// SOBEL
module  SOBEL(clk,reset,busy,ready,iaddr,idata,cdata_rd,cdata_wr,caddr_rd,caddr_wr,cwr,crd,csel	);
Size in the first run: ~1800 cells after synthesis, roughly 160 flip-flops, about 13000 um2 of cells after synthesis.
make LEC_CHECK=0 ABC_AREA=1 CAP_MARGIN=0 CORE_ASPECT_RATIO=1.02 CORE_MARGIN=2 CORE_UTILIZATION=72 CTS_CLUSTER_DIAMETER=136 CTS_CLUSTER_SIZE=46 GPL_ROUTABILITY_DRIVEN=1 HOLD_SLACK_MARGIN=0.29 PLACE_DENSITY=0.65 SETUP_SLACK_MARGIN=-0.05 SLEW_MARGIN=20 finish   # period 8.58 ns
run.sh (not shown) runs the stock make flow with config.mk's settings and CLKGATE_MAP_FILE=.
The starting point ran to the end with violations: negative setup slack.
Change:
- CAP_MARGIN: 0 -> 20
- CORE_ASPECT_RATIO: 1.02 -> unset
- CORE_UTILIZATION: 72 -> 60
- CTS_CLUSTER_DIAMETER: 136 -> unset
- CTS_CLUSTER_SIZE: 46 -> unset
- GPL_ROUTABILITY_DRIVEN: 1 -> unset
- HOLD_SLACK_MARGIN: 0.29 -> unset
- PLACE_DENSITY: 0.65 -> unset
- SETUP_SLACK_MARGIN: -0.05 -> unset
- clock period: 8.58 -> 8.57 ns (I/O delays scaled with it)
After rerunning:
- The changed run produced a clean layout
- via count fell by 6.7%
- sequential cell count does not change
- wire length fell by 11%
- register-to-register slack improves by 0.66 ns
- setup slack improves by 0.66 ns
- core utilization fell by 13 points
- critical path depth fell by 2
- final area rose by about 2.8%
- count of clock-buffer cells in the layout fell by 2
Change:
- ABC_AREA: 1 -> unset
- CORE_UTILIZATION: 60 -> 72
- PLACE_DENSITY: unset -> 0.81
- clock period: 8.57 -> 8.66 ns (I/O delays scaled with it)
Effect:
- This time the run finished but failed the layout checks on negative setup slack
- fmax shrinks by 12%
- worst setup slack loses 0.98 ns
Change:
- PLACE_DENSITY: 0.81 -> unset
- SETUP_SLACK_MARGIN: unset -> -0.56
- clock period: 8.66 -> 8.39 ns (I/O delays scaled with it)
Effect:
- The new run finished but failed the layout checks on negative setup slack
- die area stays the same
- routed wire length came out higher by 6.7%
- synthesized area is unchanged
- clock-buffer cell count came out lower by 2
- cell area rose by 0.34%
- setup slack loses 0.20 ns


Starting RTL as in the previous note.
clock: 7.24 ns
lec_check: 0
abc_area: 1
cap_margin: 20
core_margin: 2
core_utilization: 72
cts_cluster_diameter: 231
cts_cluster_size: 34
place_density_lb_addon: 0.19
setup_slack_margin: -0.56
slew_margin: 20
The baseline never finished: it broke off in global routing (5_1_grt) (GRT-0232).
==> next run, changes <==
ABC_AREA = unset   (was 1)
CORE_UTILIZATION = 22   (was 72)
CTS_CLUSTER_DIAMETER = unset   (was 231)
CTS_CLUSTER_SIZE = unset   (was 34)
PLACE_DENSITY_LB_ADDON = unset   (was 0.19)
SETUP_SLACK_MARGIN = unset   (was -0.56)
clock period = 9.3 ns   (was 7.24 ns; I/O delays follow)
Effect:
- With this change the flow completed with no timing, DRC or antenna violations
- die size came out higher to 3.0 times its value
- synthesized cell count came out lower by about a fifth
- synthesized area came out lower by a few percent
==> next run, changes <==
CORE_UTILIZATION = 59   (was 22)
clock period = 5.18 ns   (was 9.3 ns; I/O delays follow)
The new run ran to the end with violations: setup timing.
First-iteration DRC count grows by 37%.
Clock skew barely changes.
Global-route usage grows by 21 points.
Core utilization grows by 52 points.
Final cell count shrinks by 14%.
Via count grows by 7.4%.
Sequential cell count does not change.
Design area grows by 6.1%.
==> next run, changes <==
CORE_UTILIZATION = 72   (was 59)
PLACE_DENSITY = 0.75   (was unset)
clock period = 8.76 ns   (was 5.18 ns; I/O delays follow)
Outcome: The changed run completed, yet does not pass: setup timing. Synthesized cell count stays the same. Hold slack hardly moves. Count of clock-buffer cells in the layout goes down by 2. Wire length goes up by 47%. Final area came out lower by 4.6%.


Starting RTL as in the previous note.
export LEC_CHECK = 0
export CAP_MARGIN = 20
export CORE_MARGIN = 2
export CORE_UTILIZATION = 72
export PLACE_DENSITY = 0.95
export SLEW_MARGIN = 20
export TNS_END_PERCENT = 5
create_clock -name core_clock -period 7.95 [get_ports {clk}]
The starting point failed in 5_1_grt on GRT-0116.
Next try:
- CORE_UTILIZATION: 72 -> 66
- PLACE_DENSITY: 0.95 -> unset
- TNS_END_PERCENT: 5 -> unset
Now the flow completed and failed the layout checks on setup timing.
Synthesized area does not change.
Die size went up by a little under a tenth.
Synthesized cell count does not change.
Next try:
- CORE_UTILIZATION: 66 -> 56
- SETUP_SLACK_MARGIN: unset -> 1.51
- clock period: 7.95 -> 5.18 ns (I/O delays scaled with it)
Outcome: The new run finished with setup timing left. Via count goes down by a few percent. Fmax goes up by a few percent. Design area goes up by a few percent. Wire length goes down by a few percent. Clock skew goes up by 0.0040 ns. Non-clock buffer count goes up by 52. Global-route usage goes down by 6.0 points. Critical path depth does not change. Die size goes up by about a fifth.
Next try:
- CORE_UTILIZATION: 56 -> 40
- SETUP_SLACK_MARGIN: 1.51 -> unset
- clock period: 5.18 -> 9.6 ns (I/O delays scaled with it)
Effect:
- With this change the flow completed without violations
- routed wire length drops by 7.1%
- design area drops by about 12%
- setup slack is better by 3.8 ns
- clock-buffer cell count drops by 1
- utilization drops by 28 points
- die size climbs by about 40%
- sequential share of layout area climbs by 3.2 points
Next try:
- CORE_UTILIZATION: 40 -> 56
- CTS_CLUSTER_DIAMETER: unset -> 393
- CTS_CLUSTER_SIZE: unset -> 95
- PLACE_DENSITY: unset -> 0.86
- TNS_END_PERCENT: unset -> 15
After rerunning:
- hold slack is better by 0.0071 ns
- clock skew hardly moves
- via count rises by 4.5%
- worst setup slack is better by 0.039 ns
- wire length hardly moves
